$ cat design/flow/config.mk
export PLATFORM = sky130hd
export DESIGN_NAME = hopselection
export DESIGN_NICKNAME = hopselection
export VERILOG_FILES = /design/flow/design.v
export SDC_FILE = /design/flow/constraint.sdc
export NUM_CORES = 4
export LEC_CHECK = 0
export CAP_MARGIN = 35
export CELL_PAD_IN_SITES_GLOBAL_PLACEMENT = 3
export CORE_ASPECT_RATIO = 0.84
export CORE_MARGIN = 9
export CORE_UTILIZATION = 28
export CTS_CLUSTER_DIAMETER = 246
export CTS_CLUSTER_SIZE = 93
export GPL_ROUTABILITY_DRIVEN = 0
export GPL_TIMING_DRIVEN = 1
export MAX_ROUTING_LAYER = met4
export PLACE_DENSITY_LB_ADDON = 0.18
export SLEW_MARGIN = 20
$ cat design/flow/constraint.sdc
create_clock -name core_clock -period 17.0 [get_ports {clk_6M}]
set_input_delay 3.4000 -clock core_clock [delete_from_list [all_inputs] [get_ports {clk_6M}]]
set_output_delay 3.4000 -clock core_clock [all_outputs]
set_load 0.01 [all_outputs]
$ cat design/flow/design.v
module AFH_map_table(
A,
O
);
input [6:0] A;
output [6:0] O;
assign O = ~A;
endmodule
module div(
clk, rstz,
div_en_p,
dividend,
divisor,
result_o
);
input clk, rstz;
input div_en_p;
input [24:0] dividend;
input [6:0] divisor;
output [49:0] result_o;
parameter IDLE=2'h0, DIVON=2'h1, DIVEnd=2'h2;
reg [1:0] cs, ns;
wire [25:0] div_temp;
reg [50:0] op_dividend;
reg [4:0] divcnt;
always @(posedge clk or negedge rstz)
begin
  if (!rstz)
    begin
      op_dividend <= 0;
      divcnt <=0;
    end  
  else if (div_en_p && (cs==IDLE))
    begin
      op_dividend <= {25'b0,dividend[24:0],1'b0};
      divcnt <=0;
    end  
  else if (cs==DIVON)
    begin
      op_dividend <= div_temp[25] ? {op_dividend[49:0],1'b0} : {div_temp[24:0],op_dividend[24:0],1'b1};
      divcnt <= divcnt + 1'b1;
    end  
end
reg [49:0] result_o;
always @(posedge clk or negedge rstz)
begin
  if (!rstz)
    result_o <= 0;
  else if (cs==DIVEnd)
    result_o <= {op_dividend[50:26],op_dividend[24:0]};   
end
assign div_temp = {1'b0, op_dividend[49:25]} - {1'b0, divisor};
always @(posedge clk or negedge rstz)
begin
  if (!rstz)
    cs <= 0;
  else 
    cs <= ns;
end
always @*
begin
  ns = cs;
  case(cs)
    IDLE:
      begin
        if (div_en_p) ns = DIVON;
      end
    DIVON:
      begin
        if (divcnt==5'd24) ns = DIVEnd;
      end  
    DIVEnd:
      ns = IDLE;  
  endcase
end
endmodule
module hopkernal(
rstz,
X, A, C,
B,
D,
E, F, Fprime,
Y1,
Y2,
regi_AFH_channel_map,
regi_AFH_N,
fk
);
input rstz;
input [4:0] X, C;
input [4:0] A;
input [3:0] B;
input [8:0] D;
input [6:0] E, F, Fprime;
input Y1;
input [5:0] Y2;
input [79:0] regi_AFH_channel_map;
input [6:0] regi_AFH_N;
output [6:0] fk;
wire [4:0] Zprime = X + A;
wire [4:0] Z;
assign Z[0] = B[0] ^ Zprime[0];
assign Z[1] = B[1] ^ Zprime[1];
assign Z[2] = B[2] ^ Zprime[2];
assign Z[3] = B[3] ^ Zprime[3];
assign Z[4] =  Zprime[4];
wire [4:0] stage1_z, stage2_z, stage3_z, stage4_z, stage5_z, stage6_z, stage7_z;
wire [13:0] P = {C[4:0] ^ {5{Y1}}, D[8:0]};
assign stage1_z[1] = P[13] ? Z[2] : Z[1];
assign stage1_z[2] = P[13] ? Z[1] : Z[2];
assign stage1_z[0] = P[12] ? Z[3] : Z[0];
assign stage1_z[3] = P[12] ? Z[0] : Z[3];
assign stage1_z[4] = Z[4];
assign stage2_z[1] = P[11] ? stage1_z[3] : stage1_z[1];
assign stage2_z[3] = P[11] ? stage1_z[1] : stage1_z[3];
assign stage2_z[2] = P[10] ? stage1_z[4] : stage1_z[2];
assign stage2_z[4] = P[10] ? stage1_z[2] : stage1_z[4];
assign stage2_z[0] = stage1_z[0];
assign stage3_z[0] = P[9] ? stage2_z[3] : stage2_z[0];
assign stage3_z[3] = P[9] ? stage2_z[0] : stage2_z[3];
assign stage3_z[1] = P[8] ? stage2_z[4] : stage2_z[1];
assign stage3_z[4] = P[8] ? stage2_z[1] : stage2_z[4];
assign stage3_z[2] = stage2_z[2];
assign stage4_z[3] = P[7] ? stage3_z[4] : stage3_z[3];
assign stage4_z[4] = P[7] ? stage3_z[3] : stage3_z[4];
assign stage4_z[0] = P[6] ? stage3_z[2] : stage3_z[0];
assign stage4_z[2] = P[6] ? stage3_z[0] : stage3_z[2];
assign stage4_z[1] = stage3_z[1];
assign stage5_z[1] = P[5] ? stage4_z[3] : stage4_z[1];
assign stage5_z[3] = P[5] ? stage4_z[1] : stage4_z[3];
assign stage5_z[0] = P[4] ? stage4_z[4] : stage4_z[0];
assign stage5_z[4] = P[4] ? stage4_z[0] : stage4_z[4];
assign stage5_z[2] = stage4_z[2];
assign stage6_z[3] = P[3] ? stage5_z[4] : stage5_z[3];
assign stage6_z[4] = P[3] ? stage5_z[3] : stage5_z[4];
assign stage6_z[1] = P[2] ? stage5_z[2] : stage5_z[1];
assign stage6_z[2] = P[2] ? stage5_z[1] : stage5_z[2];
assign stage6_z[0] = stage5_z[0];
assign stage7_z[2] = P[1] ? stage6_z[3] : stage6_z[2];
assign stage7_z[3] = P[1] ? stage6_z[2] : stage6_z[3];
assign stage7_z[0] = P[0] ? stage6_z[1] : stage6_z[0];
assign stage7_z[1] = P[0] ? stage6_z[0] : stage6_z[1];
assign stage7_z[4] = stage6_z[4];
wire [6:0] em79 = E[6:0] > 7'd78 ? E[6:0]-7'd79 : E[6:0];
wire [7:0] tmp1 = em79 + F[6:0];  
wire [7:0] tmp1m79 = tmp1[7:0] > 8'd78 ? tmp1[7:0]-8'd79 : tmp1[7:0];   
wire [7:0] tmp2 = tmp1m79[6:0] + stage7_z[4:0] + Y2;                    
wire [6:0] adder2m79 = tmp2 > 7'd78 ? tmp2-7'd79 : tmp2[6:0];
wire rfchused = regi_AFH_channel_map[adder2m79[6:0]];
wire [6:0] emN = {2'b0,E[6:0]} >= {regi_AFH_N,2'b0}                 ? {2'b0,E[6:0]} - {regi_AFH_N,2'b0} :
                 {2'b0,E[6:0]} >= ({regi_AFH_N,1'b0}+regi_AFH_N) ? {2'b0,E[6:0]} - ({regi_AFH_N,1'b0}+regi_AFH_N) :
                 {1'b0,E[6:0]} >= {regi_AFH_N,1'b0}                 ? {1'b0,E[6:0]} - {regi_AFH_N,1'b0} :
                 E[6:0] >= regi_AFH_N                              ? E[6:0]-regi_AFH_N : E[6:0];
wire [7:0] tmp1N = emN + Fprime[6:0];  
wire [7:0] tmp1mN = tmp1N[7:0] >= regi_AFH_N ? tmp1N[7:0]-regi_AFH_N : tmp1N[7:0];   
wire [4:0] a7zmN = {2'b0,stage7_z[4:0]} >= regi_AFH_N ? {2'b0,stage7_z[4:0]} - regi_AFH_N : stage7_z[4:0];  
wire [7:0] tmp2N = tmp1mN[6:0] + a7zmN + Y2;                                      
wire [6:0] adder2mN = tmp2N >= regi_AFH_N ? tmp2N-regi_AFH_N : tmp2N[6:0];
wire [6:0] kprimem = adder2mN;
wire [6:0] fkprime, basicfk;
AFH_map_table AFH_map_table_u(
.A(kprimem),
.O(fkprime)
);
assign basicfk = (adder2m79<=7'd39) ? {adder2m79[5:0], 1'b0} : {(adder2m79-7'd40), 1'b1};
assign fk = rfchused ? basicfk : fkprime;
endmodule
module hopctrlwd(
clk_6M, rstz, p_033us,
mpr_Y,
counter_clkN1, counter_clkE1,
psrxfhs_succ_p,
psrxfhs,
pstxid,
m_tslot_p, ms_tslot_p,
ps_N_incr_p,
pageAB_2Npage_count, 
Atrain,
regi_interlace_offset, regi_page_k_nudge,
regi_AFH_mode,
regi_AFH_N,
ps, gips, is, giis, page, inquiry, mpr, spr, ir, conns,
prs_clock_frozen, prm_clock_frozen,
CLK, CLKE, CLKN, BD_ADDR,
counter_isFHS,
Xprm, Xir, Xprs,
X,
Y1,
Y2,
A,
B,
C,
D,
E, F, Fprime
);
input clk_6M, rstz, p_033us;
input mpr_Y;
input [5:0] counter_clkN1;
input [5:0] counter_clkE1;
input psrxfhs_succ_p;
input psrxfhs;
input pstxid;
input m_tslot_p, ms_tslot_p;
input ps_N_incr_p;
input [3:0] pageAB_2Npage_count;
input Atrain;
input [4:0] regi_interlace_offset, regi_page_k_nudge;
input regi_AFH_mode;
input [6:0] regi_AFH_N;
input ps, gips, is, giis, page, inquiry, mpr, spr, ir, conns;
input prs_clock_frozen, prm_clock_frozen;
input [27:0] CLK, CLKE, CLKN, BD_ADDR;
input [4:0] counter_isFHS;
output [4:0] Xprm, Xir, Xprs;
output [4:0] X;
output Y1;
output [5:0] Y2;
output [4:0] A;
output [3:0] B;
output [4:0] C;
output [8:0] D;
output [6:0] E, F, Fprime;
wire [1:0] k_nudge;
wire [4:0] k_offset;
reg [27:0] CLKN_frozen, CLKE_frozen;
reg [4:0] k_offset_frozen;
reg [4:0] k_nudge_frozen;
always @(posedge clk_6M or negedge rstz)
begin
  if (!rstz)
    begin
     CLKN_frozen <= 0;
    end 
  else if (!prs_clock_frozen)
    begin
     CLKN_frozen <= CLKN;
    end 
end
always @(posedge clk_6M or negedge rstz)
begin
  if (!rstz)
    begin
     CLKE_frozen <= 0;
     k_offset_frozen <= 0;
     k_nudge_frozen <= 0;
    end 
  else if (!prm_clock_frozen)
    begin
     CLKE_frozen <= CLKE;
     k_offset_frozen <= k_offset;
     k_nudge_frozen <= k_nudge;
    end 
end
assign k_nudge = regi_page_k_nudge;  
assign k_offset = Atrain ? 5'd24 : 5'd8;
wire [3:0] xpt = {CLKE[4:2],CLKE[0]} - CLKE[16:12];    
wire [4:0] Xp = CLKE[16:12] + k_offset + k_nudge + xpt ;   
wire [4:0] Xprs = CLKN_frozen[16:12] + counter_clkN1[5:1];
wire [3:0] xprmt = {CLKE_frozen[4:2],CLKE_frozen[0]} - CLKE_frozen[16:12];
wire [4:0] Xprm = CLKE_frozen[16:12] + k_offset_frozen + k_nudge_frozen + xprmt + counter_clkE1[5:1];
wire [3:0] xit = {CLKN[4:2],CLKN[0]} - CLKN[16:12];
wire [4:0] Xi = CLKN[16:12] + k_offset + k_nudge + xit ;
wire [4:0] Xir = CLKN[16:12] + counter_isFHS ;
assign X = ({5{ps}}      & CLKN[16:12]) |     
           ({5{gips}}    & (CLKN[16:12]+regi_interlace_offset)) |   
           ({5{is}}      & Xir[4:0]) |        
           ({5{giis}}    & (Xir[4:0]+regi_interlace_offset)) |      
           ({5{page}}    & Xp[4:0]) |
           ({5{inquiry}} & Xi[4:0]) |
           ({5{mpr}}     & Xprm[4:0]) |    
           ({5{spr}}     & Xprs[4:0]) |    
           ({5{ir}}      & Xir[4:0]) |     
           ({5{conns}}   & CLK[6:2]);      
wire spr_Y = pstxid | (psrxfhs ? 1'b0 : counter_clkN1[0]);
assign Y1 =({1{page}}    & CLKE[1]) |
           ({1{inquiry}} & CLKN[1]) |
           ({1{mpr}}     & mpr_Y  ) |   
           ({1{spr}}     & spr_Y  ) |   
           ({1{ir}}      & 1'b1) |     
           ({1{conns}}   & (CLK[1]&(!regi_AFH_mode)) );      
assign Y2 =({6{page}}    & {CLKE[1],5'b0}) |
           ({6{inquiry}} & {CLKN[1],5'b0}) |
           ({6{mpr}}     & {mpr_Y  ,5'b0}) |   
           ({6{spr}}     & {spr_Y  ,5'b0}) |   
           ({6{ir}}      & {1'b1   ,5'b0}) |     
           ({6{conns}}   & {(CLK[1]&(!regi_AFH_mode)) ,5'b0});      
assign A = ({5{ps}}      & BD_ADDR[27:23]) |     
           ({5{gips}}    & BD_ADDR[27:23]) |   
           ({5{is}}      & BD_ADDR[27:23]) |        
           ({5{giis}}    & BD_ADDR[27:23]) |      
           ({5{page}}    & BD_ADDR[27:23]) |
           ({5{inquiry}} & BD_ADDR[27:23]) |
           ({5{mpr}}     & BD_ADDR[27:23]) |    
           ({5{spr}}     & BD_ADDR[27:23]) |    
           ({5{ir}}      & BD_ADDR[27:23]) |     
           ({5{conns}}   & BD_ADDR[27:23] ^ CLK[25:21]);      
assign B = BD_ADDR[22:19];
assign C = ({5{ps}}      & {BD_ADDR[8],BD_ADDR[6],BD_ADDR[4],BD_ADDR[2],BD_ADDR[0]}) |     
           ({5{gips}}    & {BD_ADDR[8],BD_ADDR[6],BD_ADDR[4],BD_ADDR[2],BD_ADDR[0]}) |   
           ({5{is}}      & {BD_ADDR[8],BD_ADDR[6],BD_ADDR[4],BD_ADDR[2],BD_ADDR[0]}) |        
           ({5{giis}}    & {BD_ADDR[8],BD_ADDR[6],BD_ADDR[4],BD_ADDR[2],BD_ADDR[0]}) |      
           ({5{page}}    & {BD_ADDR[8],BD_ADDR[6],BD_ADDR[4],BD_ADDR[2],BD_ADDR[0]}) |
           ({5{inquiry}} & {BD_ADDR[8],BD_ADDR[6],BD_ADDR[4],BD_ADDR[2],BD_ADDR[0]}) |
           ({5{mpr}}     & {BD_ADDR[8],BD_ADDR[6],BD_ADDR[4],BD_ADDR[2],BD_ADDR[0]}) |    
           ({5{spr}}     & {BD_ADDR[8],BD_ADDR[6],BD_ADDR[4],BD_ADDR[2],BD_ADDR[0]}) |    
           ({5{ir}}      & {BD_ADDR[8],BD_ADDR[6],BD_ADDR[4],BD_ADDR[2],BD_ADDR[0]}) |     
           ({5{conns}}   & {BD_ADDR[8],BD_ADDR[6],BD_ADDR[4],BD_ADDR[2],BD_ADDR[0]} ^ CLK[20:16]);      
assign D = ({9{ps}}      & BD_ADDR[18:10]) |     
           ({9{gips}}    & BD_ADDR[18:10]) |   
           ({9{is}}      & BD_ADDR[18:10]) |        
           ({9{giis}}    & BD_ADDR[18:10]) |      
           ({9{page}}    & BD_ADDR[18:10]) |
           ({9{inquiry}} & BD_ADDR[18:10]) |
           ({9{mpr}}     & BD_ADDR[18:10]) |    
           ({9{spr}}     & BD_ADDR[18:10]) |    
           ({9{ir}}      & BD_ADDR[18:10]) |     
           ({9{conns}}   & (BD_ADDR[18:10] ^ CLK[15:7]));      
assign E = {BD_ADDR[13],BD_ADDR[11],BD_ADDR[9],BD_ADDR[7],BD_ADDR[5],BD_ADDR[3],BD_ADDR[1]};           
reg div_en_p;
always @(posedge clk_6M or negedge rstz)
begin
  if (!rstz)
     div_en_p <= 0;
  else 
     div_en_p <= (CLK[6:0]==7'hff) & ms_tslot_p;
end
wire divffclk = clk_6M;
wire [24:0] Ft, nc1;
div mod79_F(
.clk      (divffclk                   ),
.rstz     (rstz                       ),
.div_en_p (div_en_p                   ),
.dividend ({CLK[27:7],4'b0}           ),
.divisor  (7'd79                      ),
.result_o ({Ft[24:0],nc1[24:0]}       )
);
assign F = ({7{conns}} & Ft[6:0]);
wire [24:0] Fprimet, nc2;
div mod79_Fprime(
.clk      (divffclk                   ),
.rstz     (rstz                       ),
.div_en_p (div_en_p                   ),
.dividend ({CLK[27:7],4'b0}           ),
.divisor  (regi_AFH_N                 ),
.result_o ({Fprimet[24:0],nc2[24:0]}  )
);
assign Fprime = ({7{conns}} & Fprimet[6:0]);
endmodule
module fkctrl(
clk_6M, rstz,
regi_isMaster,
ir,
psrxfhs_succ_p,
fk_page,
page,
ps_pagerespTO,
scancase,
m_half_tslot_p,
mpr,
m_tslot_p,
connsnewslave, connsnewmaster,
CLKN, CLKE, CLK,
txbit_period, rxbit_period,
fkset_p,   
ps, pstxid, psrxfhs, psackfhs, pagetxfhs, pagetmp, pagerxackfhs ,
corre_threshold,
counter_clkN1,
counter_clkE1,
fk_pstxid,
fk_psrxfhs,
fk_psackfhs,
fk_connsnewslave, fk_connsnewmaster,
fk_pagetxfhs,
fk_pagerxackfhs,
fk_spr, fk_mpr,
fk_chg_p, fk_chg_p_ff
);
input clk_6M, rstz;
input regi_isMaster;
input ir;
input psrxfhs_succ_p;
input fk_page;
input page;
input ps_pagerespTO;
input scancase;
input m_half_tslot_p;
input mpr;
input m_tslot_p;
input connsnewslave, connsnewmaster;
input [27:0] CLKN, CLKE, CLK;
input txbit_period, rxbit_period;
input fkset_p;   
input ps, pstxid, psrxfhs, psackfhs, pagetxfhs, pagetmp, pagerxackfhs ;
input corre_threshold;
output [5:0] counter_clkN1;
output [5:0] counter_clkE1;
output fk_pstxid;
output fk_psrxfhs;
output fk_psackfhs;
output fk_connsnewslave, fk_connsnewmaster;
output fk_pagetxfhs;
output fk_pagerxackfhs;
output fk_spr, fk_mpr;
output fk_chg_p, fk_chg_p_ff;
assign fk_spr = fk_pstxid | fk_psrxfhs | fk_psackfhs;
assign fk_mpr = fk_pagetxfhs | fk_pagerxackfhs;
wire ir_fkset_p = regi_isMaster ? fkset_p & !ir : fkset_p;
wire fk_chg_p = ((!(txbit_period | rxbit_period)) & ir_fkset_p);  
wire psrxfhs_fk_chg_p = fk_psrxfhs & fkset_p;
wire scancase_fk_chg_p = (scancase) & fkset_p;
reg fk_chg_p_ff;
always @(posedge clk_6M or negedge rstz)
begin
  if (!rstz)
     fk_chg_p_ff <= 0;
  else 
     fk_chg_p_ff <= fk_chg_p | scancase_fk_chg_p | psrxfhs_fk_chg_p;
end
reg fk_pstxid;
always @(posedge clk_6M or negedge rstz)
begin
  if (!rstz)
     fk_pstxid <= 0;
  else if (ps & corre_threshold & fkset_p)   
     fk_pstxid <= 1'b1;
  else if (pstxid & fk_chg_p)
     fk_pstxid <= 1'b0;
end
reg fk_psrxfhs;
always @(posedge clk_6M or negedge rstz)
begin
  if (!rstz)
     fk_psrxfhs <= 0;
  else if (pstxid & fk_chg_p)
     fk_psrxfhs <= 1'b1;
  else if ((psrxfhs & corre_threshold & fk_chg_p) | ps_pagerespTO)
     fk_psrxfhs <= 1'b0;
end
reg fk_psackfhs;
always @(posedge clk_6M or negedge rstz)
begin
  if (!rstz)
     fk_psackfhs <= 0;
  else if (psrxfhs & corre_threshold & fk_chg_p)
     fk_psackfhs <= 1'b1;
  else if (psackfhs & fk_chg_p & CLKN[0])
     fk_psackfhs <= 1'b0;
end
reg fk_connsnewslave;
always @(posedge clk_6M or negedge rstz)
begin
  if (!rstz)
     fk_connsnewslave <= 0;
  else if (psackfhs & fk_chg_p & CLKN[0])
     fk_connsnewslave <= 1'b1;
  else if (connsnewslave & fk_chg_p & CLK[0])   
     fk_connsnewslave <= 1'b0;
end
reg fk_pagetxfhs;
always @(posedge clk_6M or negedge rstz)
begin
  if (!rstz)
     fk_pagetxfhs <= 0;
  else if ( (pagetmp & fk_chg_p) | (pagerxackfhs & !corre_threshold & fk_chg_p) )
     fk_pagetxfhs <= 1'b1;
  else if ((pagetxfhs & fk_chg_p) | fk_page)
     fk_pagetxfhs <= 1'b0;
end
reg fk_pagerxackfhs;
always @(posedge clk_6M or negedge rstz)
begin
  if (!rstz)
     fk_pagerxackfhs <= 0;
  else if (pagetxfhs & fk_chg_p)
     fk_pagerxackfhs <= 1'b1;
  else if (pagerxackfhs & fk_chg_p & CLKE[0])
     fk_pagerxackfhs <= 1'b0;
end
reg fk_connsnewmaster;
always @(posedge clk_6M or negedge rstz)
begin
  if (!rstz)
     fk_connsnewmaster <= 0;
  else if (pagerxackfhs & corre_threshold & m_half_tslot_p)   
     fk_connsnewmaster <= 1'b1;
  else if ((connsnewmaster & fk_chg_p & CLK[0]) | page )  
     fk_connsnewmaster <= 1'b0;
end
wire ps_N_incr_p = (pstxid & fk_chg_p) | ((psrxfhs|psackfhs) & fkset_p & CLKN[0]);
reg [5:0] counter_clkN1;
always @(posedge clk_6M or negedge rstz)
begin
  if (!rstz)
    begin
     counter_clkN1 <= 0;
    end 
  else if (ps & corre_threshold & fkset_p)   
    begin
     counter_clkN1 <= 6'h1;
    end 
  else if (psrxfhs_succ_p)
     counter_clkN1 <= {counter_clkN1[5:1],1'b0};
  else if (ps_N_incr_p)
    begin
     counter_clkN1 <= counter_clkN1+1'b1;
    end 
end
wire page_N_incr_p = fk_chg_p & CLKE[0] & (pagetxfhs | pagerxackfhs);
reg [5:0] counter_clkE1;
always @(posedge clk_6M or negedge rstz)
begin
  if (!rstz)
    begin
     counter_clkE1 <= 0;
    end 
  else if (!fk_mpr)   
    begin
     counter_clkE1 <= 6'd0;
    end 
  else if (page_N_incr_p)  
    begin
     counter_clkE1 <= counter_clkE1+1'b1;
    end 
end
endmodule
module hopselection(
clk_6M, rstz, p_033us,
regi_isMaster,
ps_pagerespTO,
fk_page,
scancase,
m_half_tslot_p,
connsnewslave, connsnewmaster,
txbit_period, rxbit_period,
fkset_p,   
psackfhs, pagetxfhs, pagetmp, pagerxackfhs ,
corre_threshold,
psrxfhs_succ_p,
psrxfhs,
pstxid,
m_tslot_p, ms_tslot_p,
ps_N_incr_p,
pageAB_2Npage_count, 
Atrain,
regi_interlace_offset, regi_page_k_nudge,
regi_AFH_mode,
regi_AFH_N, regi_AFH_channel_map,
ps, gips, is, giis, page, inquiry, mpr, spr, ir, conns,
prs_clock_frozen, prm_clock_frozen,
CLK, CLKE, CLKN, BD_ADDR,
counter_isFHS,
fk,
fk_chg_p, fk_chg_p_ff,
fk_pstxid
);
input clk_6M, rstz, p_033us;
input regi_isMaster;
input ps_pagerespTO;
input fk_page;
input scancase;
input m_half_tslot_p;
input connsnewslave, connsnewmaster;
input txbit_period, rxbit_period;
input fkset_p;   
input psackfhs, pagetxfhs, pagetmp, pagerxackfhs ;
input corre_threshold;
wire [5:0] counter_clkN1;
wire [5:0] counter_clkE1;
input psrxfhs_succ_p;
input psrxfhs;
input pstxid;
input m_tslot_p, ms_tslot_p;
input ps_N_incr_p;
input [3:0] pageAB_2Npage_count;
input Atrain;
input [4:0] regi_interlace_offset, regi_page_k_nudge;
input regi_AFH_mode;
input [6:0] regi_AFH_N;
input [79:0] regi_AFH_channel_map;
input ps, gips, is, giis, page, inquiry, mpr, spr, ir, conns;
input prs_clock_frozen, prm_clock_frozen;
input [27:0] CLK, CLKE, CLKN, BD_ADDR;
input [4:0] counter_isFHS;
output [6:0] fk;
output fk_chg_p, fk_chg_p_ff;
output fk_pstxid;
wire [4:0] Xprm, Xir, Xprs;
wire [4:0] X;
wire Y1;
wire [5:0] Y2;
wire [4:0] A;
wire [3:0] B;
wire [4:0] C;
wire [8:0] D;
wire [6:0] E, F, Fprime;
wire fk_connsnewslave, fk_connsnewmaster;
wire fk_conns = conns | fk_connsnewslave | fk_connsnewmaster;
wire [27:0] fk_CLK = fk_conns ? CLK + 1'b1 : CLK;
wire [27:0] fk_CLKE = CLKE + 1'b1;
wire [27:0] fk_CLKN = CLKN + 1'b1;
hopctrlwd hopctrlwd_u(
.clk_6M               (clk_6M               ), 
.rstz                 (rstz                 ), 
.p_033us              (p_033us              ),
.mpr_Y                (counter_clkE1[0]     ),
.counter_clkN1        (counter_clkN1        ),  
.counter_clkE1        (counter_clkE1        ),       
.psrxfhs_succ_p       (psrxfhs_succ_p       ),
.psrxfhs              (fk_psrxfhs              ),
.pstxid               (fk_pstxid               ),
.m_tslot_p            (m_tslot_p            ),
.ms_tslot_p           (ms_tslot_p           ),
.ps_N_incr_p          (ps_N_incr_p          ),
.pageAB_2Npage_count  (pageAB_2Npage_count  ), 
.Atrain               (Atrain               ),
.regi_interlace_offset(regi_interlace_offset),
.regi_page_k_nudge    (regi_page_k_nudge    ),
.regi_AFH_mode        (regi_AFH_mode        ),
.regi_AFH_N           (regi_AFH_N           ),
.ps                   (ps                   ), 
.gips                 (gips                 ), 
.is                   (is                   ), 
.giis                 (giis                 ), 
.page                 (fk_page                 ), 
.inquiry              (inquiry              ), 
.mpr                  (fk_mpr                  ), 
.spr                  (fk_spr                  ), 
.ir                   (ir                   ), 
.conns                (fk_conns                ),
.prs_clock_frozen     (prs_clock_frozen     ), 
.prm_clock_frozen     (prm_clock_frozen     ),
.CLK                  (fk_CLK                  ), 
.CLKE                 (fk_CLKE                 ), 
.CLKN                 (fk_CLKN                 ), 
.BD_ADDR              (BD_ADDR          ),
.counter_isFHS        (counter_isFHS        ),
.Xprm                 (Xprm                 ), 
.Xir                  (Xir                  ),
.Xprs                 (Xprs                 ), 
.X                    (X                    ),
.Y1                   (Y1                   ),
.Y2                   (Y2                   ),
.A                    (A                    ),
.B                    (B                    ),
.C                    (C                    ),
.D                    (D                    ),
.E                    (E                    ), 
.F                    (F                    ), 
.Fprime               (Fprime               )
);
hopkernal hopkernal_u(
.rstz                (rstz                ),
.X                   (X                   ), 
.A                   (A                   ), 
.C                   (C                   ),
.B                   (B                   ),
.D                   (D                   ),
.E                   (E                   ), 
.F                   (F                   ),
.Fprime              (Fprime              ),
.Y1                  (Y1                  ),
.Y2                  (Y2                  ),
.regi_AFH_channel_map(regi_AFH_channel_map),
.regi_AFH_N          (regi_AFH_N          ),
.fk                  (fk                  )
);
fkctrl fkctrl_u(
.clk_6M         (clk_6M         ), 
.rstz           (rstz           ),
.regi_isMaster  (regi_isMaster  ),
.ir             (ir             ),
.psrxfhs_succ_p (psrxfhs_succ_p ),
.fk_page        (fk_page        ),
.page           (page           ),
.ps_pagerespTO  (ps_pagerespTO  ),
.scancase       (scancase       ),
.m_half_tslot_p (m_half_tslot_p ),
.mpr            (mpr            ),
.m_tslot_p      (m_tslot_p      ),
.connsnewslave  (connsnewslave  ),
.connsnewmaster (connsnewmaster ),
.CLKN           (CLKN           ),
.CLKE           (CLKE           ),
.CLK            (CLK            ),
.txbit_period   (txbit_period   ), 
.rxbit_period   (rxbit_period   ),
.fkset_p        (fkset_p        ),   
.ps             (ps             ), 
.pstxid         (pstxid         ), 
.psrxfhs        (psrxfhs        ), 
.psackfhs       (psackfhs       ), 
.pagetxfhs      (pagetxfhs      ), 
.pagetmp        (pagetmp        ), 
.pagerxackfhs   (pagerxackfhs   ),
.corre_threshold(corre_threshold),
.counter_clkN1   (counter_clkN1   ),
.counter_clkE1   (counter_clkE1   ),
.fk_pstxid       (fk_pstxid       ),
.fk_psrxfhs      (fk_psrxfhs      ),
.fk_psackfhs     (fk_psackfhs     ),
.fk_connsnewslave(fk_connsnewslave),
.fk_connsnewmaster(fk_connsnewmaster),
.fk_pagetxfhs    (fk_pagetxfhs    ),
.fk_pagerxackfhs (fk_pagerxackfhs ),
.fk_spr          (fk_spr          ),
.fk_mpr          (fk_mpr          ),
.fk_chg_p        (fk_chg_p        ),
.fk_chg_p_ff     (fk_chg_p_ff     )
);
endmodule
$ cat design/flow/run.sh
#!/bin/bash
# the make line also repeats each setting of config.mk as NAME=value (left out here)
make -C /OpenROAD-flow-scripts/flow DESIGN_CONFIG=/design/flow/config.mk WORK_HOME=/design/flow/orfs CLKGATE_MAP_FILE= finish
==> metrics.csv, run 1 <==
stage,metric,value,unit
synth,ff_type,dfrtp_1,
sta,rsz0062_at_grt,yes,
hold_path,holdPathStages,2,
setup_path,critPathCapture,fk[2],
floorplan,initCoreUtil,28.5,%
sta,setup_viol,7,
setup_path,crit_fanout,6,
power_and_ir_drop,combPwrFrac,75.6,%
power_and_ir_drop,powerClk,389,uW
hold_path,min_from,hopctrlwd_u.k_offset_frozen[3],
clock_tree,cts_sinks,169,
setup_path,r2r_cells,14,
clock_tree,cts_buffers,17,
synth,yosys-stat-area,0.0176,sq mm
synth,mux_share,13.6,%
setup_path,crit_path_max_incr_delay,0.52,ns
setup_path,crit_arrival,13.83,ns
synth,yosys-top-cells-area,"dfrtp_1, ha_1, xnor2_1",
synth,ys_seq_share,24.0,%
route,ant_nets,0,
clock_tree,insertion_delay,0.45,ns
power_and_ir_drop,p_leak,10.1,nW
route,drtPass1Iterations,5,
cells_and_area,design_area,0.0237,sq mm
floorplan,core_area,0.0617,sq mm
setup_path,reg2reg_from,hopctrlwd_u.mod79_Fprime.op_dividend[26],
synth,syn_inst,1974,
clock_tree,cts_tree,built,
status,failed_checks,setup timing,
power_and_ir_drop,p_switching,1.31,mW
setup_path,cp_num_cells,54,
clock_tree,clk_pin_slew,0.07,ns
setup_path,timing.rr.end,hopctrlwd_u.mod79_Fprime.op_dividend[45],
run,warning_count,69,
power_and_ir_drop,seq_power_share,12.6,%
route,routedWlPerCell,18.0,microns
sta,fin_ws,-0.226,ns
synth,synth_top_area_share,23.7,%
cells_and_area,fin_nets,2824,
synth,top_cell,dfrtp_1,
grt,grt_pass1_wl,92400,microns
cells_and_area,n_fill_cell,6331,
run,drv_cap,0,
status,outcome,finished with violations,
synth,synth_async_sr_flop_share,100,%
sta,hold_violations,0,
placement,hpwl,46300,microns
synth,synth-xor-area-share,10.6,%
setup_path,crit_family,adder cells,
grt,grtUsageTotal,16.3,%
synth,edf_count,0,
power_and_ir_drop,p_per_area,140,mW/mm^2
route,drtIter0Drc,729,
route,viasPerCell,4.93,
route,drc_errors,0,
synth,yosysWarnings,10,
clock_tree,cts_hold_buf,0,
route,drt_wl_total,57800,microns
grt,grt_max_degree,76,
floorplan,rows,83,
power_and_ir_drop,top_power_group,combinational logic,
floorplan,die-area,0.0723,sq mm
power_and_ir_drop,switching_share,39.6,%
grt,antenna_found_initial,0,
placement,place_area,0.0223,sq mm
setup_path,startpoint,CLKE[6],
sta,tightestPinTransition,0.820,ns
power_and_ir_drop,internal-power,2.00,mW
sta,fmax,0.0581,GHz
sta,period_minus_slack,17.23,ns
setup_path,worstSetupStartpointType,input port,
power_and_ir_drop,vdd_drop_max,167,uV
sta,maxSlewViolCount,0,
synth,ys_top_logic_family,AND-OR/OR-AND gates,
synth,top_cells_by_count,"dfrtp_1, nor2_1, ha_1, nand2_1, xnor2_1",
grt,grt_pass1_vias,16200,
synth,syn-num-nets,2404,
sta,fin_crit_sh,101,%
setup_path,crit_required,13.60,ns
placement,port_buffers,231,
floorplan,design.portCount,266,
sta,clock_skew,0.0119,ns
grt,grt_overflow,0,
setup_path,cp_slowest_cell,or4_4,
synth,synthAoiAreaFrac,17.1,%
sta,relSlewSlack,45.3,%
floorplan,die_w,292,microns
synth,yosys_cells,1974,
power_and_ir_drop,clockPowerShare,11.7,%
clock_tree,cts_buffer_depth,2,
clock_tree,htreeDepth,4,
placement,dp_slack,-1.48,ns
hold_path,min_to,hopctrlwd_u.k_offset_frozen[3],
setup_path,endpoint_kind,primary output,
synth,synth_area_leader_cell,dfrtp_1,
route,vias,15800,
synth,mappedNetlistArea,0.0176,sq mm
floorplan,die_h,248,microns
setup_path,crit_type,in -> out,
synth,synth_cell_types,94,
cells_and_area,final_cells,3214,
power_and_ir_drop,pg_comb,2.51,mW
setup_path,crit_top_cell,a21o_1,
placement,placedCellCount,3138,
synth,ys_sh_simple,16.7,%
hold_path,hp-class,reg -> reg,
synth,syn_area_per_cell,8.92,sq um
synth,synth-adder-area-share,13.7,%
setup_path,path_buffers,10,
clock_tree,ctsRootBufferMaster,clkbuf_16,
setup_path,rrSetupSlack,13.52,ns
power_and_ir_drop,seq-power,419,uW
route,diodes,0,
cells_and_area,syn2layout_area_growth,34.6,%
synth,synth_flops,169,
-- final cells by class --
type	count	area, sq um	area share (%)
inverters	119	449	1.89
well taps	807	1010	4.26
flip-flops and latches	169	4230	17.9
clock buffers	19	453	1.91
multi-input cells	1604	13200	55.5
repair buffers	483	4270	18.0
clock inverters	13	119	0.501
-- per-layer routing --
layer,wire (microns),global-route usage (%),share of wire [%]
met1,29900,22.9,52
met2,25900,25.3,45
met3,1600,2.07,2.8
met4,425,2.41,0.73
met5,0,-,0
-- through the flow --
step	util [%]	hold slack (ns)	total power, mW	setup TNS, ns
5_1_grt	38.4	0.515	3.58	-5.32
4_1_cts	38.0	0.470	3.29	-1.24
6_report	38.4	0.466	3.31	-1.35
2_1_floorplan	-	0.437	1.71	0
3_5_place_dp	36.1	0.454	2.69	-10.10
3_3_place_gp	36.1	0.448	2.67	-9.54
-- what timing repair did --
action	CTS	global route
hold endpoints to repair	0	0
setup endpoints to repair	7	7
pin swaps	67	45
gates cloned	1	0
resized	180	38
buffers inserted	34	10
==> run 2: changes to the inputs <==
- CAP_MARGIN: 35 -> 0
- CELL_PAD_IN_SITES_GLOBAL_PLACEMENT: 3 -> unset
- CORE_ASPECT_RATIO: 0.84 -> unset
- CORE_MARGIN: 9 -> 3
- CORE_UTILIZATION: 28 -> 57
- CTS_CLUSTER_DIAMETER: 246 -> 375
- CTS_CLUSTER_SIZE: 93 -> unset
- GPL_ROUTABILITY_DRIVEN: 0 -> unset
- GPL_TIMING_DRIVEN: 1 -> unset
- MAX_ROUTING_LAYER: met4 -> met5
- PLACE_DENSITY: unset -> 0.57
- PLACE_DENSITY_LB_ADDON: 0.18 -> unset
- SETUP_SLACK_MARGIN: unset -> 2.53
- clock period: 17.0 -> 21.0 ns (I/O delays scaled with it)
==> run 2 against run 1 <==
Against the previous run: the run now finishes clean; critical path depth up 1; flip-flop count unchanged; sequential share of layout area rose by 1.3 points; die size is 54% lower; hold slack better by 0.0092 ns; clock power shrank 13%; core utilization rose by 35 points; synthesized area stayed put; wire length fell by 13%.
==> metrics.csv, run 2 <==
stage,metric,value,unit,change
placement,port_buffers,231,,unchanged
setup_path,crit_type,in -> out,,
power_and_ir_drop,seq-power,339,uW,-19%
synth,syn_area_per_cell,8.92,sq um,unchanged
hold_path,hp-class,reg -> reg,,
floorplan,initCoreUtil,58.6,%,+30 points
floorplan,core_area,0.0300,sq mm,-51%
cells_and_area,seqCellArea,0.00423,sq mm,unchanged
grt,grt_max_degree,96,,+26%
hold_path,holdPathStages,2,,unchanged
synth,synth-xor-area-share,10.6,%,unchanged
sta,tightestPinTransition,0.999,ns,+0.178 ns
setup_path,worstSetupStartpointType,input port,,
clock_tree,clk_pin_slew,0.08,ns,about the same
floorplan,design.portCount,266,,unchanged
sta,relSlewSlack,33.4,%,-12 points
cells_and_area,fin_nets,2673,,-5.3%
route,drtIter0Drc,1013,,+39%
clock_tree,cts_buffers,17,,unchanged
route,ant_nets,0,,unchanged
grt,grt_pass1_vias,16100,,-0.59%
setup_path,cp_slowest_cell,fa_1,,
synth,ys_top_logic_family,AND-OR/OR-AND gates,,
setup_path,r2r_cells,13,,-1
setup_path,cp_num_cells,55,,+1.9%
run,warning_count,71,,+2.9%
run,drv_cap,0,,unchanged
sta,setup_viol,0,,-7
route,drt_wl_total,50600,microns,-13%
power_and_ir_drop,pg_comb,1.82,mW,-27%
setup_path,endpoint_kind,primary output,,
cells_and_area,final_cells,2651,,-18%
grt,grt_pass1_wl,82000,microns,-11%
power_and_ir_drop,top_power_group,combinational logic,,
status,outcome,"complete, no violations",,
cells_and_area,layout.area.comb,0.0133,sq mm,+1.1%
synth,synth_top_area_share,23.7,%,unchanged
placement,hpwl,37300,microns,-19%
synth,yosys-top-cells-area,"dfrtp_1, ha_1, xnor2_1",,
placement,place_area,0.0203,sq mm,-8.9%
power_and_ir_drop,switching_share,41.8,%,+2.2 points
synth,syn_inst,1974,,unchanged
clock_tree,htreeDepth,4,,unchanged
clock_tree,cts_sinks,169,,unchanged
synth,ys_sh_simple,16.7,%,unchanged
synth,synth-adder-area-share,13.7,%,unchanged
clock_tree,cts_tree,built,,
synth,ff_type,dfrtp_1,,
power_and_ir_drop,combPwrFrac,72.9,%,-2.7 points
sta,maxSlewViolCount,0,,unchanged
power_and_ir_drop,vdd_drop_max,131,uV,-22%
power_and_ir_drop,p_leak,9.35,nW,-7.3%
sta,fin_crit_sh,90.1,%,-11 points
clock_tree,ctsRootBufferMaster,clkbuf_16,,
synth,synth_area_leader_cell,dfrtp_1,,
setup_path,crit_path_max_incr_delay,0.56,ns,+0.04 ns
route,routedWlPerCell,19.1,microns,+6.0%
grt,grt_overflow,0,,unchanged
sta,period_minus_slack,18.93,ns,
sta,clock_skew,0.0173,ns,+0.00541 ns
cells_and_area,design_area,0.0221,sq mm,-6.6%
setup_path,crit_required,16.80,ns,+3.20 ns
floorplan,die_w,182,microns,-38%
synth,synth_async_sr_flop_share,100,%,unchanged
synth,yosys_cells,1974,,unchanged
cells_and_area,syn2layout_area_growth,25.8,%,
synth,ys_seq_share,24.0,%,unchanged
power_and_ir_drop,clockPowerShare,13.6,%,+1.9 points
route,drtPass1Iterations,7,,+2
power_and_ir_drop,seq_power_share,13.6,%,+1.0 points
cells_and_area,n_fill_cell,2243,,-65%
grt,grtUsageTotal,30.2,%,+14 points
setup_path,path_buffers,14,,+4
route,drc_errors,0,,unchanged
synth,synth_cell_types,94,,unchanged
hold_path,min_from,hopctrlwd_u.k_offset_frozen[3],,
setup_path,critPathCapture,fk[2],,
power_and_ir_drop,internal-power,1.45,mW,-27%
power_and_ir_drop,p_per_area,113,mW/mm^2,-19%
clock_tree,insertion_delay,0.45,ns,about the same
synth,mux_share,13.6,%,unchanged
sta,setup_tns,0,ns,+1.35 ns
synth,synthAoiAreaFrac,17.1,%,unchanged
synth,top_cells_by_count,"dfrtp_1, nor2_1, ha_1, nand2_1, xnor2_1",,
placement,globalplace.congestion,0.947,,
clock_tree,cts_hold_buf,0,,unchanged
synth,mappedNetlistArea,0.0176,sq mm,unchanged
route,vias,16200,,+2.2%
floorplan,die-area,0.0330,sq mm,-54%
route,viasPerCell,6.10,,+24%
setup_path,startpoint,CLKE[9],,
setup_path,crit_family,AND-OR/OR-AND gates,,
floorplan,rows,63,,-24%
floorplan,die_h,182,microns,-27%
setup_path,timing.rr.end,hopctrlwd_u.mod79_Fprime.op_dividend[48],,
synth,edf_count,0,,unchanged
setup_path,reg2reg_from,hopctrlwd_u.mod79_Fprime.op_dividend[26],,
synth,yosysWarnings,10,,unchanged
clock_tree,cts_buffer_depth,2,,unchanged
setup_path,crit_arrival,14.73,ns,+0.90 ns
synth,yosys-stat-area,0.0176,sq mm,unchanged
synth,top_cell,dfrtp_1,,
placement,placedCellCount,2535,,-19%
hold_path,min_to,hopctrlwd_u.k_offset_frozen[3],,
sta,hold_violations,0,,unchanged
setup_path,crit_top_cell,buf_4,,
power_and_ir_drop,powerClk,339,uW,-13%
setup_path,crit_fanout,6,,unchanged
grt,antenna_found_initial,5,,+5
synth,synth_flops,169,,unchanged
sta,fmax,0.0528,GHz,
power_and_ir_drop,p_switching,1.04,mW,-20%
setup_path,rrSetupSlack,17.29,ns,+3.77 ns
sta,rsz0062_at_grt,yes,,
synth,syn-num-nets,2404,,unchanged
## run 2: repair_timing
item / CTS / global route
pin swaps: 70 / 49
gates resized: 210 / 46
setup buffers: 63 / 16
endpoints found under the setup margin: 7 / 7
## run 2: metal layers
metal	track usage [%]	share of wire (%)
met2	48.8	47
met5	0	0
met1	41.6	44
met3	4.97	6.2
met4	10.1	3.0
## run 2: through the flow
stage | hold slack [ns] | util [%] | total power [mW] | setup slack, ns
2_1_floorplan | 0.437 | - | 1.39 | 2.63
3_3_place_gp | 0.448 | 67.6 | 1.79 | 0.572
3_5_place_dp | 0.468 | 67.6 | 1.82 | 0.273
4_1_cts | 0.485 | 72.4 | 2.35 | 2.28
5_1_grt | 0.516 | 73.7 | 2.64 | 1.62
6_report | 0.475 | 73.7 | 2.50 | 2.07
## run 2: cell type report
class	instances	share of cell area, %
multi-input combinational	1604	60.1
timing repair buffer	332	13.7
clock inverter	13	0.830
tap	390	2.20
clock buffer	19	1.95
sequential	169	19.1
antenna	5	0.0565
inverter	119	2.02
==> run 3: changes to the inputs <==
- CAP_MARGIN: 0 -> 20
- CORE_MARGIN: 3 -> 2
- CORE_UTILIZATION: 57 -> 70
- CTS_CLUSTER_DIAMETER: 375 -> unset
- CTS_CLUSTER_SIZE: unset -> 52
- MAX_ROUTING_LAYER: met5 -> unset
- PLACE_DENSITY: 0.57 -> 0.6
- SETUP_SLACK_MARGIN: 2.53 -> 3.84
- clock period: 21.0 -> 17.2 ns (I/O delays scaled with it)
==> run 3 against run 2 <==
Against the previous run: largest power group unchanged; global-route usage grew 16 points; flip-flop count did not move; register-to-register slack lost 4.1 ns; first-iteration DRC count rose to 3.0 times the previous value; largest cell class unchanged; setup slack worse by 2.8 ns; final cell count rose by 2.3%; wire length grew 37%; now fails the layout checks on setup timing; via count is 21% higher; clock power up 16%; die size shrank 20%; core utilization is 19 points higher; critical path type unchanged; non-clock buffer count increased by 122.
==> metrics.csv, run 3 <==
stage,metric,value,unit,change
route,viasPerCell,7.22,,+18%
run,drv_cap,0,,unchanged
synth,ys_top_logic_family,AND-OR/OR-AND gates,,
setup_path,crit_path_max_incr_delay,0.61,ns,+0.05 ns
hold_path,min_to,hopctrlwd_u.mod79_Fprime.result_o[27],,
synth,edf_count,0,,unchanged
synth,ff_type,dfrtp_1,,
synth,yosys-stat-area,0.0176,sq mm,unchanged
cells_and_area,seqCellArea,0.00423,sq mm,unchanged
route,drt_wl_total,69500,microns,+37%
clock_tree,cts_tree,built,,
hold_path,hp-class,reg -> reg,,
floorplan,design.portCount,266,,unchanged
grt,use_met3,10.4,%,+5.4 points
sta,hold_ws,0.507,ns,+0.0314 ns
setup_path,crit_type,in -> out,,
setup_path,worstSetupStartpointType,input port,,
route,drtIter0Drc,3024,,+200%
clock_tree,htreeDepth,4,,unchanged
synth,syn_area_per_cell,8.92,sq um,unchanged
synth,top_cells_by_count,"dfrtp_1, nor2_1, ha_1, nand2_1, xnor2_1",,
power_and_ir_drop,seq-power,416,uW,+23%
power_and_ir_drop,powerClk,393,uW,+16%
sta,rsz0062_at_grt,yes,,
floorplan,core_area,0.0250,sq mm,-17%
clock_tree,ctsRootBufferMaster,clkbuf_16,,
floorplan,initCoreUtil,70.5,%,+12 points
clock_tree,clk_pin_slew,0.06,ns,-0.02 ns
grt,top_usage_layer,met2,,
synth,ys_sh_simple,16.7,%,unchanged
sta,setup_viol,7,,+7
setup_path,reg2reg_from,hopctrlwd_u.mod79_Fprime.op_dividend[25],,
cells_and_area,syn2layout_area_growth,30.9,%,
sta,hold_violations,0,,unchanged
grt,grt_pass1_wl,96200,microns,+17%
grt,antenna_found_initial,5,,unchanged
cells_and_area,final_util,92.3,%,+19 points
synth,synth_async_sr_flop_share,100,%,unchanged
sta,fin_ws,-0.745,ns,-2.82 ns
grt,grt_pass1_vias,18700,,+16%
synth,synth_flops,169,,unchanged
sta,fmax,0.0557,GHz,
setup_path,r2r_cells,15,,+2
setup_path,startpoint,CLKE[9],,
power_and_ir_drop,total_power,3.67,mW,+47%
floorplan,die-area,0.0264,sq mm,-20%
placement,place_area,0.0214,sq mm,+5.4%
placement,globalplace.congestion,0.945,,-0.21%
synth,synth_area_leader_cell,dfrtp_1,,
sta,fin_crit_sh,104,%,+14 points
synth,ys_seq_share,24.0,%,unchanged
sta,maxSlewViolCount,0,,unchanged
setup_path,crit_top_cell,a21o_1,,
sta,clock_skew,0.0158,ns,-0.00148 ns
route,vias,19600,,+21%
placement,port_buffers,231,,unchanged
grt,grt.met2_usage,78.9,%,+30 points
clock_tree,insertion_delay,0.45,ns,about the same
synth,syn-num-nets,2404,,unchanged
route,ant_nets,0,,unchanged
grt,grtUsageTotal,46.1,%,+16 points
setup_path,crit_family,AND-OR/OR-AND gates,,
run,warning_count,73,,+2.8%
hold_path,min_from,hopctrlwd_u.mod79_Fprime.result_o[27],,
sta,period_minus_slack,17.95,ns,
route,drc_errors,0,,unchanged
synth,top_cell,dfrtp_1,,
synth,yosys_cells,1974,,unchanged
hold_path,holdPathStages,1,,-1
synth,yosysWarnings,10,,unchanged
setup_path,path_buffers,11,,-3
setup_path,cp_num_cells,55,,unchanged
floorplan,die_h,163,microns,-11%
grt,grtUsageMet1,52.8,%,+11 points
cells_and_area,fin_nets,2795,,+4.6%
setup_path,endpoint_kind,primary output,,
grt,grt_max_degree,91,,-5.2%
power_and_ir_drop,pg_comb,2.87,mW,+58%
setup_path,critPathCapture,fk[3],,
floorplan,rows,58,,-7.9%
sta,tightestPinTransition,1.12,ns,+0.126 ns
synth,synth-adder-area-share,13.7,%,unchanged
power_and_ir_drop,p_per_area,159,mW/mm^2,+41%
power_and_ir_drop,top_power_group,combinational logic,,
power_and_ir_drop,p_leak,9.92,nW,+6.1%
synth,synthAoiAreaFrac,17.1,%,unchanged
power_and_ir_drop,combPwrFrac,78.0,%,+5.1 points
setup_path,crit_arrival,14.51,ns,-0.22 ns
sta,relSlewSlack,24.2,%,-9.2 points
cells_and_area,design_area,0.0230,sq mm,+4.0%
setup_path,rrSetupSlack,13.18,ns,-4.11 ns
synth,mux_share,13.6,%,unchanged
power_and_ir_drop,internal-power,2.07,mW,+42%
power_and_ir_drop,switching_share,43.8,%,+2.0 points
synth,mappedNetlistArea,0.0176,sq mm,unchanged
cells_and_area,n_fill_cell,931,,-58%
placement,hpwl,41400,microns,+11%
power_and_ir_drop,vdd_drop_max,502,uV,+280%
power_and_ir_drop,p_switching,1.61,mW,+54%
route,drtPass1Iterations,8,,+1
clock_tree,cts_buffers,17,,unchanged
setup_path,crit_required,13.76,ns,-3.04 ns
synth,synth-xor-area-share,10.6,%,unchanged
synth,yosys-top-cells-area,"dfrtp_1, ha_1, xnor2_1",,
status,failed_checks,setup timing,,
setup_path,crit_fanout,4,,-2
power_and_ir_drop,seq_power_share,11.3,%,-2.3 points
synth,syn_inst,1974,,unchanged
floorplan,die_w,163,microns,-11%
clock_tree,cts_sinks,169,,unchanged
status,outcome,finished with violations,,
route,routedWlPerCell,25.6,microns,+34%
cells_and_area,layout.area.comb,0.0134,sq mm,+0.51%
power_and_ir_drop,clockPowerShare,10.7,%,-2.9 points
clock_tree,cts_buffer_depth,2,,unchanged
synth,synth_cell_types,94,,unchanged
setup_path,cp_slowest_cell,fa_1,,
grt,grt_overflow,0,,unchanged
synth,synth_top_area_share,23.7,%,unchanged
setup_path,timing.rr.end,hopctrlwd_u.mod79_Fprime.op_dividend[45],,
## run 3: metrics by stage
step,std cells,TNS (ns),worst slack [ns]
floorplan,1974,0,0.866
global placement,2608,-4.03,-0.644
detailed placement,2608,-7.48,-1.11
CTS,2687,0,0.0459
global route,2709,-6.63,-1.13
finish,2711,-4.94,-0.745
## run 3: cell type report
class,instances,share of cell area [%]
multi-input cells,1604,58.1
repair buffers,454,17.3
clock inverters,13,0.581
inverters,119,1.94
flip-flops and latches,169,18.4
clock buffers,19,1.92
diodes,3,0.0326
well taps,330,1.79
## run 3: what timing repair did
item | in CTS | in global routing
buffers inserted | 47 | 21
pin swaps | 77 | 64
setup endpoints to repair | 7 | 7
hold buffers | 0 | 0
resized | 181 | 61
## run 3: metal layers
metal	vias up	part of all wire, %	routed length (microns)
li1	7946	-	-
met1	9045	32	22500
met2	1852	46	31800
met3	720	12	8100
met4	4	10	7080
met5	-	0.035	24
==> run 4: changes to the inputs <==
- ABC_AREA: unset -> 0
- CAP_MARGIN: 20 -> 35
- CELL_PAD_IN_SITES_DETAIL_PLACEMENT: unset -> 1
- CORE_UTILIZATION: 70 -> 59
- CTS_CLUSTER_SIZE: 52 -> unset
- GPL_ROUTABILITY_DRIVEN: unset -> 1
- MAX_ROUTING_LAYER: unset -> met4
- MIN_ROUTING_LAYER: unset -> met2
- SETUP_SLACK_MARGIN: 3.84 -> 5.0
- SLEW_MARGIN: 20 -> 25
- TNS_END_PERCENT: unset -> 100
- clock period: 17.2 -> 25.0 ns (I/O delays scaled with it)
==> run 4 against run 3 <==
Against the previous run: the run now fails in 4_1_cts; synthesized area did not move; synthesized cell count did not move; die size is 18% higher.
==> metrics.csv, run 4 <==
stage,metric,value,unit,change
synth,mux_share,13.6,%,unchanged
synth,ff_type,dfrtp_1,,
synth,ys_seq_share,24.0,%,unchanged
synth,mappedNetlistArea,0.0176,sq mm,unchanged
synth,synth_area_leader_cell,dfrtp_1,,
placement,place_area,0.0203,sq mm,-5.2%
placement,dp_slack,1.83,ns,+2.95 ns
placement,hpwl,51900,microns,+25%
synth,synth-xor-area-share,10.6,%,unchanged
floorplan,die_h,177,microns,+8.7%
synth,top_cell,dfrtp_1,,
placement,placedCellCount,2531,,-3.0%
synth,syn-num-nets,2404,,unchanged
floorplan,die_w,177,microns,+8.7%
status,stop_stage,4_1_cts,,
synth,yosysWarnings,10,,unchanged
synth,synth_flops,169,,unchanged
synth,yosys-stat-area,0.0176,sq mm,unchanged
synth,yosys-top-cells-area,"dfrtp_1, ha_1, xnor2_1",,
synth,top_cells_by_count,"dfrtp_1, nor2_1, ha_1, nand2_1, xnor2_1",,
floorplan,core_area,0.0295,sq mm,+18%
synth,synth-adder-area-share,13.7,%,unchanged
synth,synthAoiAreaFrac,17.1,%,unchanged
status,outcome,aborted with a tool error,,
placement,globalplace.congestion,0.967,,+2.3%
floorplan,design.portCount,266,,unchanged
synth,edf_count,0,,unchanged
floorplan,initCoreUtil,59.7,%,-11 points
status,error_line,[ERROR DPL-0033] detailed placement checks failed during check placement.,,
synth,synth_top_area_share,23.7,%,unchanged
synth,ys_sh_simple,16.7,%,unchanged
floorplan,rows,63,,+8.6%
synth,synth_async_sr_flop_share,100,%,unchanged
synth,syn_area_per_cell,8.92,sq um,unchanged
floorplan,die-area,0.0312,sq mm,+18%
synth,synth_cell_types,94,,unchanged
synth,syn_inst,1974,,unchanged
placement,port_buffers,231,,unchanged
synth,yosys_cells,1974,,unchanged
synth,ys_top_logic_family,AND-OR/OR-AND gates,,
-- run 4: metrics by stage --
step | util, % | total power [mW]
floorplan | - | 1.17
global placement | 68.6 | 1.49
detailed placement | 68.8 | 1.62
==> run 5: changes to the inputs <==
- ABC_AREA: 0 -> unset
- CELL_PAD_IN_SITES_DETAIL_PLACEMENT: 1 -> unset
- CELL_PAD_IN_SITES_GLOBAL_PLACEMENT: unset -> 3
- CORE_MARGIN: 2 -> 4
- CORE_UTILIZATION: 59 -> 40
- CTS_CLUSTER_SIZE: unset -> 83
- GPL_ROUTABILITY_DRIVEN: 1 -> unset
- MAX_ROUTING_LAYER: met4 -> unset
- MIN_ROUTING_LAYER: met2 -> unset
- PLACE_DENSITY: 0.6 -> 0.85
- SETUP_SLACK_MARGIN: 5.0 -> 3.08
- SLEW_MARGIN: 25 -> 20
- TNS_END_PERCENT: 100 -> 55
- clock period: 25.0 -> 16.6 ns (I/O delays scaled with it)
==> run 5 against run 4 <==
Against the previous run: now fails the layout checks on setup timing; synthesized area did not move; die size rose by 52%; synthesized cell count did not move.
==> metrics.csv, run 5 <==
stage,metric,value,unit,change
power_and_ir_drop,top_power_group,combinational logic,,
synth,mux_share,13.6,%,unchanged
placement,placedCellCount,2903,,+15%
setup_path,r2r_cells,14,,
power_and_ir_drop,switching_share,39.6,%,
power_and_ir_drop,vdd_drop_max,310,uV,
route,ant_nets,0,,
clock_tree,cts_sinks,169,,
synth,synth_top_area_share,23.7,%,unchanged
cells_and_area,fin_nets,2825,,
setup_path,critPathCapture,fk[2],,
sta,relSlewSlack,44.8,%,
power_and_ir_drop,seq_power_share,12.6,%,
clock_tree,cts_buffers,17,,
cells_and_area,n_fill_cell,4030,,
setup_path,timing.rr.end,hopctrlwd_u.mod79_Fprime.op_dividend[45],,
setup_path,crit_required,13.28,ns,
route,drc_errors,0,,
sta,hold_violations,0,,
synth,synth_async_sr_flop_share,100,%,unchanged
power_and_ir_drop,seq-power,428,uW,
clock_tree,cts_buffer_depth,2,,
synth,yosys_cells,1974,,unchanged
placement,dp_slack,-1.36,ns,-3.19 ns
run,warning_count,71,,
route,drtIter0Drc,899,,
run,drv_cap,0,,
power_and_ir_drop,powerClk,416,uW,
floorplan,die_h,218,microns,+23%
synth,mappedNetlistArea,0.0176,sq mm,unchanged
floorplan,core_area,0.0433,sq mm,+47%
grt,antenna_found_initial,3,,
synth,ff_type,dfrtp_1,,
placement,port_buffers,231,,unchanged
route,vias,16000,,
hold_path,hp-class,reg -> reg,,
setup_path,crit_arrival,13.55,ns,
sta,tightestPinTransition,0.828,ns,
sta,period_minus_slack,16.87,ns,
grt,grt_pass1_wl,84700,microns,
synth,yosysWarnings,10,,unchanged
floorplan,die_w,218,microns,+23%
route,viasPerCell,5.34,,
sta,fmax,0.0593,GHz,
hold_path,holdPathStages,2,,
setup_path,cp_num_cells,56,,
placement,hpwl,41100,microns,-21%
synth,synth_area_leader_cell,dfrtp_1,,
setup_path,reg2reg_from,hopctrlwd_u.mod79_Fprime.op_dividend[26],,
sta,maxSlewViolCount,0,,
synth,synthAoiAreaFrac,17.1,%,unchanged
placement,place_area,0.0221,sq mm,+9.0%
synth,top_cell,dfrtp_1,,
synth,synth_cell_types,94,,unchanged
clock_tree,insertion_delay,0.47,ns,
synth,synth-adder-area-share,13.7,%,unchanged
power_and_ir_drop,p_switching,1.35,mW,
cells_and_area,final_util,54.3,%,
floorplan,rows,76,,+21%
sta,fin_ws,-0.273,ns,
sta,rsz0062_at_grt,yes,,
synth,ys_sh_simple,16.7,%,unchanged
synth,synth-xor-area-share,10.6,%,unchanged
sta,setup_viol,7,,
power_and_ir_drop,p_leak,10.1,nW,
placement,globalplace.congestion,0.885,,-8.4%
hold_path,min_from,hopctrlwd_u.k_offset_frozen[3],,
sta,clock_skew,0.0115,ns,
synth,top_cells_by_count,"dfrtp_1, nor2_1, ha_1, nand2_1, xnor2_1",,
synth,syn-num-nets,2404,,unchanged
sta,hold_ws,0.479,ns,
synth,synth_flops,169,,unchanged
floorplan,design.portCount,266,,unchanged
synth,ys_seq_share,24.0,%,unchanged
route,routedWlPerCell,17.6,microns,
status,outcome,finished with violations,,
sta,fin_crit_sh,102,%,
power_and_ir_drop,pg_comb,2.55,mW,
setup_path,crit_type,in -> out,,
floorplan,initCoreUtil,40.7,%,-19 points
setup_path,crit_family,adder cells,,
power_and_ir_drop,clockPowerShare,12.2,%,
cells_and_area,design_area,0.0235,sq mm,
setup_path,endpoint_kind,primary output,,
setup_path,worstSetupStartpointType,input port,,
synth,syn_area_per_cell,8.92,sq um,unchanged
setup_path,cp_slowest_cell,or4_4,,
cells_and_area,final_cells,2996,,
status,failed_checks,setup timing,,
synth,ys_top_logic_family,AND-OR/OR-AND gates,,
floorplan,die-area,0.0474,sq mm,+52%
grt,grt_overflow,0,,
clock_tree,cts_tree,built,,
clock_tree,htreeDepth,4,,
route,drt_wl_total,52700,microns,
synth,syn_inst,1974,,unchanged
power_and_ir_drop,combPwrFrac,75.1,%,
setup_path,startpoint,CLKE[5],,
setup_path,rrSetupSlack,13.01,ns,
setup_path,path_buffers,12,,
power_and_ir_drop,p_per_area,145,mW/mm^2,
setup_path,crit_top_cell,a21o_1,,
power_and_ir_drop,internal-power,2.05,mW,
synth,yosys-top-cells-area,"dfrtp_1, ha_1, xnor2_1",,
synth,yosys-stat-area,0.0176,sq mm,unchanged
grt,grt_max_degree,78,,
setup_path,crit_path_max_incr_delay,0.54,ns,
clock_tree,ctsRootBufferMaster,clkbuf_16,,
clock_tree,clk_pin_slew,0.08,ns,
hold_path,min_to,hopctrlwd_u.k_offset_frozen[3],,
cells_and_area,syn2layout_area_growth,33.5,%,
grt,grt_pass1_vias,16100,,
grt,grtUsageTotal,22.1,%,
synth,edf_count,0,,unchanged
route,drtPass1Iterations,5,,
setup_path,crit_fanout,4,,
[run 5: layer usage]
metal	GRT usage [%]	share of wire, %
met1	30.5	47
met2	36.8	48
met3	3.11	3.3
met4	5.54	1.8
met5	0	0
[run 5: what timing repair did]
item,4_1_cts,5_1_grt
pin swaps,67,53
setup endpoints to repair,7,7
hold buffers,0,0
resized,147,56
buffers inserted,48,9
[run 5: stage by stage]
step,setup TNS (ns),total power [mW]
after floorplan,0,1.89
after global placement,-8.25,2.77
after detailed placement,-9.22,2.79
after CTS,-2.40,3.36
after global routing,-5.56,3.66
final,-1.80,3.40
[run 5: area by class of cell]
cell class	instances	area [sq um]	area share [%]
sequential	169	4230	18.0
tap	585	732	3.11
antenna	3	7.51	0.0319
inverter	119	447	1.90
clock buffer	17	425	1.81
multi-input combinational	1604	13200	56.2
clock inverter	15	176	0.750
timing repair buffer	484	4270	18.1
==> run 6: changes to the inputs <==
- CAP_MARGIN: 35 -> 20
- CELL_PAD_IN_SITES_GLOBAL_PLACEMENT: 3 -> 1
- CORE_ASPECT_RATIO: unset -> 1.77
- CORE_MARGIN: 4 -> 9
- CORE_UTILIZATION: 40 -> 39
- CTS_CLUSTER_DIAMETER: unset -> 270
- CTS_CLUSTER_SIZE: 83 -> 45
- PLACE_DENSITY: 0.85 -> unset
- PLACE_DENSITY_LB_ADDON: unset -> 0.3
- SETUP_SLACK_MARGIN: 3.08 -> -1.01
- TNS_END_PERCENT: 55 -> 15
- clock period: 16.6 -> 25.0 ns (I/O delays scaled with it)
==> run 6 against run 5 <==
Against the previous run: sequential share of layout area increased by 2.0 points; final cell count down 8.0%; sequential power down 33%; clock power down 32%; setup slack better by 2.3 ns; via count shrank 3.9%; core utilization decreased by 7.0 points; hold slack got worse by 0.0095 ns; the run now finishes clean.
==> metrics.csv, run 6 <==
stage,metric,value,unit,change
synth,synth_async_sr_flop_share,100,%,unchanged
sta,relSlewSlack,38.8,%,-6.0 points
grt,grtUsageTotal,19.9,%,-2.2 points
clock_tree,clk_pin_slew,0.07,ns,about the same
power_and_ir_drop,internal-power,1.06,mW,-48%
synth,mux_share,13.6,%,unchanged
synth,ys_seq_share,24.0,%,unchanged
synth,syn-num-nets,2404,,unchanged
route,vias,15400,,-3.9%
sta,fmax,0.0436,GHz,
cells_and_area,syn2layout_area_growth,20.0,%,
clock_tree,cts_resized,0,,-100%
grt,grt_max_degree,78,,unchanged
synth,top_cell,dfrtp_1,,
setup_path,cp_num_cells,54,,-3.6%
hold_path,holdPathStages,2,,unchanged
sta,tightestPinTransition,0.912,ns,+0.0836 ns
sta,clock_skew,0.0140,ns,+0.00254 ns
synth,top_cells_by_count,"dfrtp_1, nor2_1, ha_1, nand2_1, xnor2_1",,
clock_tree,cts_sinks,169,,unchanged
setup_path,worstSetupStartpointType,input port,,
placement,globalplace.congestion,0.906,,+2.3%
cells_and_area,fin_nets,2593,,-8.2%
synth,synth_flops,169,,unchanged
hold_path,hp-class,reg -> reg,,
power_and_ir_drop,p_per_area,86.7,mW/mm^2,-40%
synth,synth-adder-area-share,13.7,%,unchanged
floorplan,design.portCount,266,,unchanged
synth,mappedNetlistArea,0.0176,sq mm,unchanged
sta,setup_tns,0,ns,+1.80 ns
power_and_ir_drop,vdd_drop_max,250,uV,-20%
cells_and_area,final_cells,2755,,-8.0%
route,ant_nets,0,,unchanged
sta,setup_viol,0,,-7
setup_path,cp_slowest_cell,clkdlybuf4s50_1,,
grt,antenna_found_initial,2,,-1
sta,period_minus_slack,22.95,ns,
setup_path,crit_path_max_incr_delay,0.61,ns,+0.07 ns
setup_path,crit_top_cell,ha_1,,
synth,ff_type,dfrtp_1,,
setup_path,crit_type,in -> out,,
run,warning_count,67,,-5.6%
power_and_ir_drop,clockPowerShare,15.4,%,+3.2 points
synth,ys_top_logic_family,AND-OR/OR-AND gates,,
floorplan,core_area,0.0446,sq mm,+3.1%
hold_path,min_to,hopctrlwd_u.k_offset_frozen[3],,
floorplan,die-area,0.0534,sq mm,+13%
power_and_ir_drop,switching_share,41.9,%,+2.3 points
clock_tree,ctsRootBufferMaster,clkbuf_16,,
synth,ys_sh_simple,16.7,%,unchanged
route,drtIter0Drc,742,,-17%
clock_tree,cts_buffer_depth,2,,unchanged
setup_path,crit_required,20.00,ns,+6.72 ns
floorplan,initCoreUtil,39.5,%,-1.2 points
setup_path,endpoint_kind,primary output,,
placement,dp_slack,2.08,ns,+3.44 ns
setup_path,path_buffers,7,,-5
synth,yosys-stat-area,0.0176,sq mm,unchanged
clock_tree,cts_buffers,17,,unchanged
synth,yosysWarnings,10,,unchanged
clock_tree,cts_tree,built,,
power_and_ir_drop,seq-power,285,uW,-33%
setup_path,crit_fanout,8,,+4
cells_and_area,n_fill_cell,4427,,+9.9%
floorplan,die_h,301,microns,+38%
synth,synthAoiAreaFrac,17.1,%,unchanged
run,drv_cap,0,,unchanged
route,drtPass1Iterations,5,,unchanged
power_and_ir_drop,powerClk,282,uW,-32%
setup_path,r2r_cells,14,,unchanged
placement,placedCellCount,2721,,-6.3%
grt,grt_pass1_vias,15800,,-2.2%
hold_path,min_from,hopctrlwd_u.k_offset_frozen[3],,
synth,yosys_cells,1974,,unchanged
setup_path,timing.rr.end,hopctrlwd_u.mod79_Fprime.op_dividend[45],,
setup_path,rrSetupSlack,21.49,ns,+8.48 ns
synth,synth-xor-area-share,10.6,%,unchanged
synth,synth_area_leader_cell,dfrtp_1,,
cells_and_area,design_area,0.0211,sq mm,-10%
synth,synth_top_area_share,23.7,%,unchanged
clock_tree,insertion_delay,0.45,ns,-0.02 ns
clock_tree,cts_setup_buffers,0,,-100%
synth,edf_count,0,,unchanged
placement,place_area,0.0205,sq mm,-7.2%
setup_path,startpoint,CLKN[0],,
route,drt_wl_total,53500,microns,+1.6%
synth,yosys-top-cells-area,"dfrtp_1, ha_1, xnor2_1",,
sta,maxSlewViolCount,0,,unchanged
setup_path,reg2reg_from,hopctrlwd_u.mod79_Fprime.op_dividend[26],,
sta,fin_crit_sh,91.8,%,-9.8 points
status,outcome,"complete, no violations",,
synth,synth_cell_types,94,,unchanged
route,routedWlPerCell,19.4,microns,+10%
power_and_ir_drop,combPwrFrac,69.1,%,-6.0 points
synth,syn_inst,1974,,unchanged
power_and_ir_drop,p_switching,768,uW,-43%
route,drc_errors,0,,unchanged
sta,hold_violations,0,,unchanged
floorplan,die_w,178,microns,-18%
synth,syn_area_per_cell,8.92,sq um,unchanged
sta,fin_ws,2.05,ns,+2.32 ns
floorplan,rows,103,,+36%
power_and_ir_drop,seq_power_share,15.6,%,+3.0 points
setup_path,crit_family,AND-OR/OR-AND gates,,
setup_path,critPathCapture,fk[3],,
power_and_ir_drop,pg_comb,1.27,mW,-50%
clock_tree,cts_hold_buf,0,,unchanged
grt,grt_pass1_wl,84500,microns,-0.23%
grt,grt_overflow,0,,unchanged
route,viasPerCell,5.59,,+4.5%
placement,port_buffers,231,,unchanged
sta,hold_ws,0.469,ns,-0.00949 ns
power_and_ir_drop,p_leak,8.75,nW,-13%
setup_path,crit_arrival,17.95,ns,+4.40 ns
placement,hpwl,43300,microns,+5.3%
sta,rsz0062_at_grt,no,,
clock_tree,htreeDepth,4,,unchanged
power_and_ir_drop,top_power_group,combinational logic,,
## run 6: layout make-up
cell class	count	area, sq um	share of cell area [%]
Multi-Input combinational cell	1604	12600	59.8
Sequential cell	169	4230	20.0
Tap cell	577	722	3.42
Timing Repair Buffer	252	2470	11.7
Clock inverter	12	163	0.770
Inverter	119	447	2.11
Antenna cell	2	5.00	0.0237
Clock buffer	20	457	2.16
## run 6: layer usage
| layer | GRT usage (%) | routed length [microns] | vias to the layer above |
|---|---|---|---|
| met2 | 37.3 | 28400 | 385 |
| met4 | 8.87 | 2190 | 2 |
| met3 | 4.44 | 2870 | 85 |
| li1 | - | - | 7546 |
| met5 | 0 | 9 | - |
| met1 | 20.6 | 20000 | 7370 |
## run 6: stage by stage
stage               util, %  power (mW)
floorplan                 -        1.16
global placement       46.0        1.54
detailed placement     46.0        1.56
CTS                    47.4        1.85
global route           47.4        1.97
finish                 47.4        1.83
Power figures rest on the tool's default switching activity, not on a simulated workload.
